==> willow: inputs <==
## atomik_top_parallel
module atomik_top_parallel #(
    parameter integer SYS_CLK_HZ = 94_500_000,
    parameter integer BAUD_RATE  = 115200,
    parameter integer N_BANKS    = 4
)(
    input  wire       sys_clk,
    input  wire       sys_rst_n,
    input  wire       uart_rx,
    output wire       uart_tx,
    output wire [5:0] led
);
clock: 5.43 ns
lec_check: 0
cap_margin: 40
cell_pad_in_sites_detail_placement: 0
core_margin: 2
core_utilization: 40
cts_cluster_diameter: 278
cts_cluster_size: 29
gpl_routability_driven: 1
setup_slack_margin: 0.77
slew_margin: 20
tns_end_percent: 5
run.sh (not shown) runs the stock make flow with config.mk's settings and CLKGATE_MAP_FILE=.
==> harbor (differences from willow) <==
- CAP_MARGIN: 40 -> 0
- CELL_PAD_IN_SITES_DETAIL_PLACEMENT: 0 -> unset
- CTS_CLUSTER_DIAMETER: 278 -> unset
- CTS_CLUSTER_SIZE: 29 -> unset
- GPL_ROUTABILITY_DRIVEN: 1 -> unset
- GPL_TIMING_DRIVEN: unset -> 0
- MAX_ROUTING_LAYER: unset -> met4
- PLACE_DENSITY: unset -> 0.6
- SETUP_SLACK_MARGIN: 0.77 -> -0.21
- TNS_END_PERCENT: 5 -> unset
==> flow/constraint.sdc (replaced) <==
create_clock -name core_clock -period 10.2 [get_ports {sys_clk}]
set_input_delay 2.0400 -clock core_clock [delete_from_list [all_inputs] [get_ports {sys_clk}]]
set_output_delay 2.0400 -clock core_clock [all_outputs]
set_load 0.01 [all_outputs]
==> pepper (differences from willow) <==
- ABC_AREA: unset -> 1
- CAP_MARGIN: 40 -> 20
- CELL_PAD_IN_SITES_DETAIL_PLACEMENT: 0 -> unset
- CORE_UTILIZATION: 40 -> 72
- CTS_CLUSTER_DIAMETER: 278 -> 29
- CTS_CLUSTER_SIZE: 29 -> 80
- GPL_ROUTABILITY_DRIVEN: 1 -> unset
- PLACE_DENSITY: unset -> 0.36
- SETUP_SLACK_MARGIN: 0.77 -> 0.8
- TNS_END_PERCENT: 5 -> unset
==> flow/constraint.sdc (replaced) <==
create_clock -name core_clock -period 3.17 [get_ports {sys_clk}]
set_input_delay 0.6340 -clock core_clock [delete_from_list [all_inputs] [get_ports {sys_clk}]]
set_output_delay 0.6340 -clock core_clock [all_outputs]
set_load 0.01 [all_outputs]
==> yarrow (differences from willow) <==
- CAP_MARGIN: 40 -> 20
- CORE_UTILIZATION: 40 -> 50
- CTS_CLUSTER_DIAMETER: 278 -> 33
- TNS_END_PERCENT: 5 -> unset
==> flow/constraint.sdc (replaced) <==
create_clock -name core_clock -period 5.81 [get_ports {sys_clk}]
set_input_delay 1.1620 -clock core_clock [delete_from_list [all_inputs] [get_ports {sys_clk}]]
set_output_delay 1.1620 -clock core_clock [all_outputs]
set_load 0.01 [all_outputs]
==> ci_impl_report.md <==
### Metrics collected by this job

| Metric | Value |
|---|---|
| Run status | `finished clean` |
| Die footprint | `~53,000 µm²` |
| Critical Path, Cell by Cell | `nor2_1 > nor2_1 > nand2_1 > nand2_2 > nor2_2 > nand2_1 > nor2_4 > nand2_4 > nor2_4 > nand2_2 > buf_6` |
| Core Util, Final | `between 80% and 90%` |
| Worst hold-check slack | `~0.34 ns` |
| Max Clk Rate | `about 330 MHz` |
| Critical path's largest stage delay | `roughly 0.43 ns` |
| Number of tap instances | `around 670` |
[end of results for pepper]
==> ci_impl_report.md <==
### Metrics collected by this job

| Metric | Value |
|---|---|
| Synthesized-area fraction occupied by and/or/nand/nor cells | `13.8%` |
| Seq. pwr | `between 5 and 6 mW` |
| Run status | `finished clean` |
| Internal power summed over all cells | `6.54 mW` |
| Net switching power | `about 1.7 mW` |
| Core Util, Final | `a little over two fifths` |
| Worst hold-check slack | `approximately 0.32 ns` |
| Number of tap instances | `1,134` |
| Max Clk Rate | `roughly 230 MHz` |
| Die footprint | `87,300 µm²` |
| Critical Path, Cell by Cell | `xor2_1 > xnor2_1 > or4_1 > nor4_1 > nand4_1 > clkdlybuf4s50_1` |
[end of results for willow]
==> ci_impl_report.md <==
### Metrics collected by this job

| Metric | Value |
|---|---|
| Run status | `finished clean` |
| Worst hold-check slack | `around 0.34 ns` |
| Vertical die size | `265 µm` |
| Total power per unit cell area | `349 nW/µm²` |
| Die footprint | `around 70,000 µm²` |
| Max Clk Rate | `209 MHz` |
| Number of tap instances | `873` |
| Core Util, Final | `between 50 and 60%` |
| Critical Path, Cell by Cell | `xnor2_1 > xnor2_1 > nand4_1 > nor4_1 > nand4_1 > clkdlybuf4s50_1` |
| Total number of clock tree sinks | `around 740` |
| Critical path's largest stage delay | `0.61 ns` |
[end of results for yarrow]
==> ci_impl_report.md <==
### Metrics collected by this job

| Metric | Value |
|---|---|
| Critical Path, Cell by Cell | `xnor2_1 > xnor2_1 > nand4_1 > nor4_1 > nand4_1 > clkdlybuf4s50_1` |
| Die footprint | `between 80,000 and 90,000 µm²` |
| Clock Skews | `0.0281 ns` |
| Core Util, Final | `a little under half` |
| Run status | `finished clean` |
| Critical path's largest stage delay | `slightly above 0.6 ns` |
| Max Clk Rate | `approximately 180 MHz` |
| Number of tap instances | `roughly 1,100` |
| Required @ worst endpoint | `about 8.2 ns` |
| Worst hold-check slack | `0.339 ns` |
[end of results for harbor]

========
==> maple: inputs <==
Starting RTL as in the previous note.
clock: 5.84 ns
lec_check: 0
cap_margin: 35
cell_pad_in_sites_detail_placement: 0
core_margin: 2
core_utilization: 61
cts_cluster_diameter: 266
cts_cluster_size: 29
gpl_routability_driven: 1
setup_slack_margin: -0.38
slew_margin: 20
==> sierra (differences from maple) <==
Settings changed: ABC_AREA from default to 1, CAP_MARGIN 35 to 20, CELL_PAD_IN_SITES_DETAIL_PLACEMENT 0 to default, CORE_UTILIZATION 61 to 72, CTS_CLUSTER_DIAMETER 266 to default, CTS_CLUSTER_SIZE 29 to 17, GPL_ROUTABILITY_DRIVEN 1 to default, PLACE_DENSITY from default to 0.38, SETUP_SLACK_MARGIN -0.38 to 0.82.
==> flow/constraint.sdc (replaced) <==
create_clock -name core_clock -period 3.17 [get_ports {sys_clk}]
set_input_delay 0.6340 -clock core_clock [delete_from_list [all_inputs] [get_ports {sys_clk}]]
set_output_delay 0.6340 -clock core_clock [all_outputs]
set_load 0.01 [all_outputs]
==> cedar (differences from maple) <==
Settings changed: CAP_MARGIN 35 to 0, CELL_PAD_IN_SITES_DETAIL_PLACEMENT 0 to 2, CELL_PAD_IN_SITES_GLOBAL_PLACEMENT from default to 1, CORE_UTILIZATION 61 to 19, CTS_CLUSTER_DIAMETER 266 to 121, CTS_CLUSTER_SIZE 29 to default, GPL_TIMING_DRIVEN from default to 0, HOLD_SLACK_MARGIN from default to -0.04, MAX_ROUTING_LAYER from default to met4, MIN_ROUTING_LAYER from default to met2, PLACE_DENSITY_LB_ADDON from default to 0.27, SETUP_SLACK_MARGIN -0.38 to default, TNS_END_PERCENT from default to 65.
==> flow/constraint.sdc (replaced) <==
create_clock -name core_clock -period 4.53 [get_ports {sys_clk}]
set_input_delay 0.9060 -clock core_clock [delete_from_list [all_inputs] [get_ports {sys_clk}]]
set_output_delay 0.9060 -clock core_clock [all_outputs]
set_load 0.01 [all_outputs]
==> delta (differences from maple) <==
Settings changed: CAP_MARGIN 35 to 40, CELL_PAD_IN_SITES_DETAIL_PLACEMENT 0 to 2, CORE_UTILIZATION 61 to 32, CTS_CLUSTER_DIAMETER 266 to default, CTS_CLUSTER_SIZE 29 to default, GPL_ROUTABILITY_DRIVEN 1 to default, GPL_TIMING_DRIVEN from default to 0, MAX_ROUTING_LAYER from default to met4, PLACE_DENSITY from default to 0.6, SETUP_SLACK_MARGIN -0.38 to -0.21.
==> flow/constraint.sdc (replaced) <==
create_clock -name core_clock -period 10.2 [get_ports {sys_clk}]
set_input_delay 2.0400 -clock core_clock [delete_from_list [all_inputs] [get_ports {sys_clk}]]
set_output_delay 2.0400 -clock core_clock [all_outputs]
set_load 0.01 [all_outputs]
==> notes.md <==
Implementation results.

The flow ran to the end and the layout has no timing, DRC or antenna violations. The area reported by Yosys stat is 33970 sq um. After clock tree synthesis, the setup repair step added 0 buffers. The via density per instance is 5.844. The floorplan report lists the tap cell count as 1391.

The die width is 329.8 um.
The numbers above come from delta.

==> notes.md <==
Implementation results.

The flow ran to the end and the layout has no timing, DRC or antenna violations. The total routed wire length on the met1 layer is 0 um. The area reported by Yosys stat is 33970 sq um.

In this run the post-CTS setup repair buffer count came out at 3. According to the timing report, the data required time at the worst endpoint equals 3.62 ns. The number of tapcells is 2355.

For this run, the slowest stage of the critical path takes 0.70 ns.
The numbers above come from cedar.

==> notes.md <==
Implementation results.

The run finished with no timing, DRC or antenna violations. The routing usage on met1 is 48.93%. In the synthesis report, Yosys lists the chip area as 36520 sq um.

The number of setup buffers added after CTS is 31. The number of tapcells is 672. The floorplan step set the die width to 229.2 um. In the routed layout, each cell is associated on average with a via count of 5.802.
The numbers above come from sierra.

==> notes.md <==
Implementation results.

The die is 240.0 um wide. The number of non-clock buffers in the layout is 53. The flow ran to the end and the layout has no timing, DRC or antenna violations. The number of post-CTS setup repair buffers is 0. Walking the critical path from launch to capture passes 6 cell instances. The highest net fanout along the worst path is 3. 2453 cells are multi-input combinational gates.

In the routed layout, each cell is associated on average with a via count of 6.027. The area reported by Yosys stat is 33970 sq um.
The numbers above come from maple.

Power figures rest on the tool's default switching activity, not on a simulated workload.
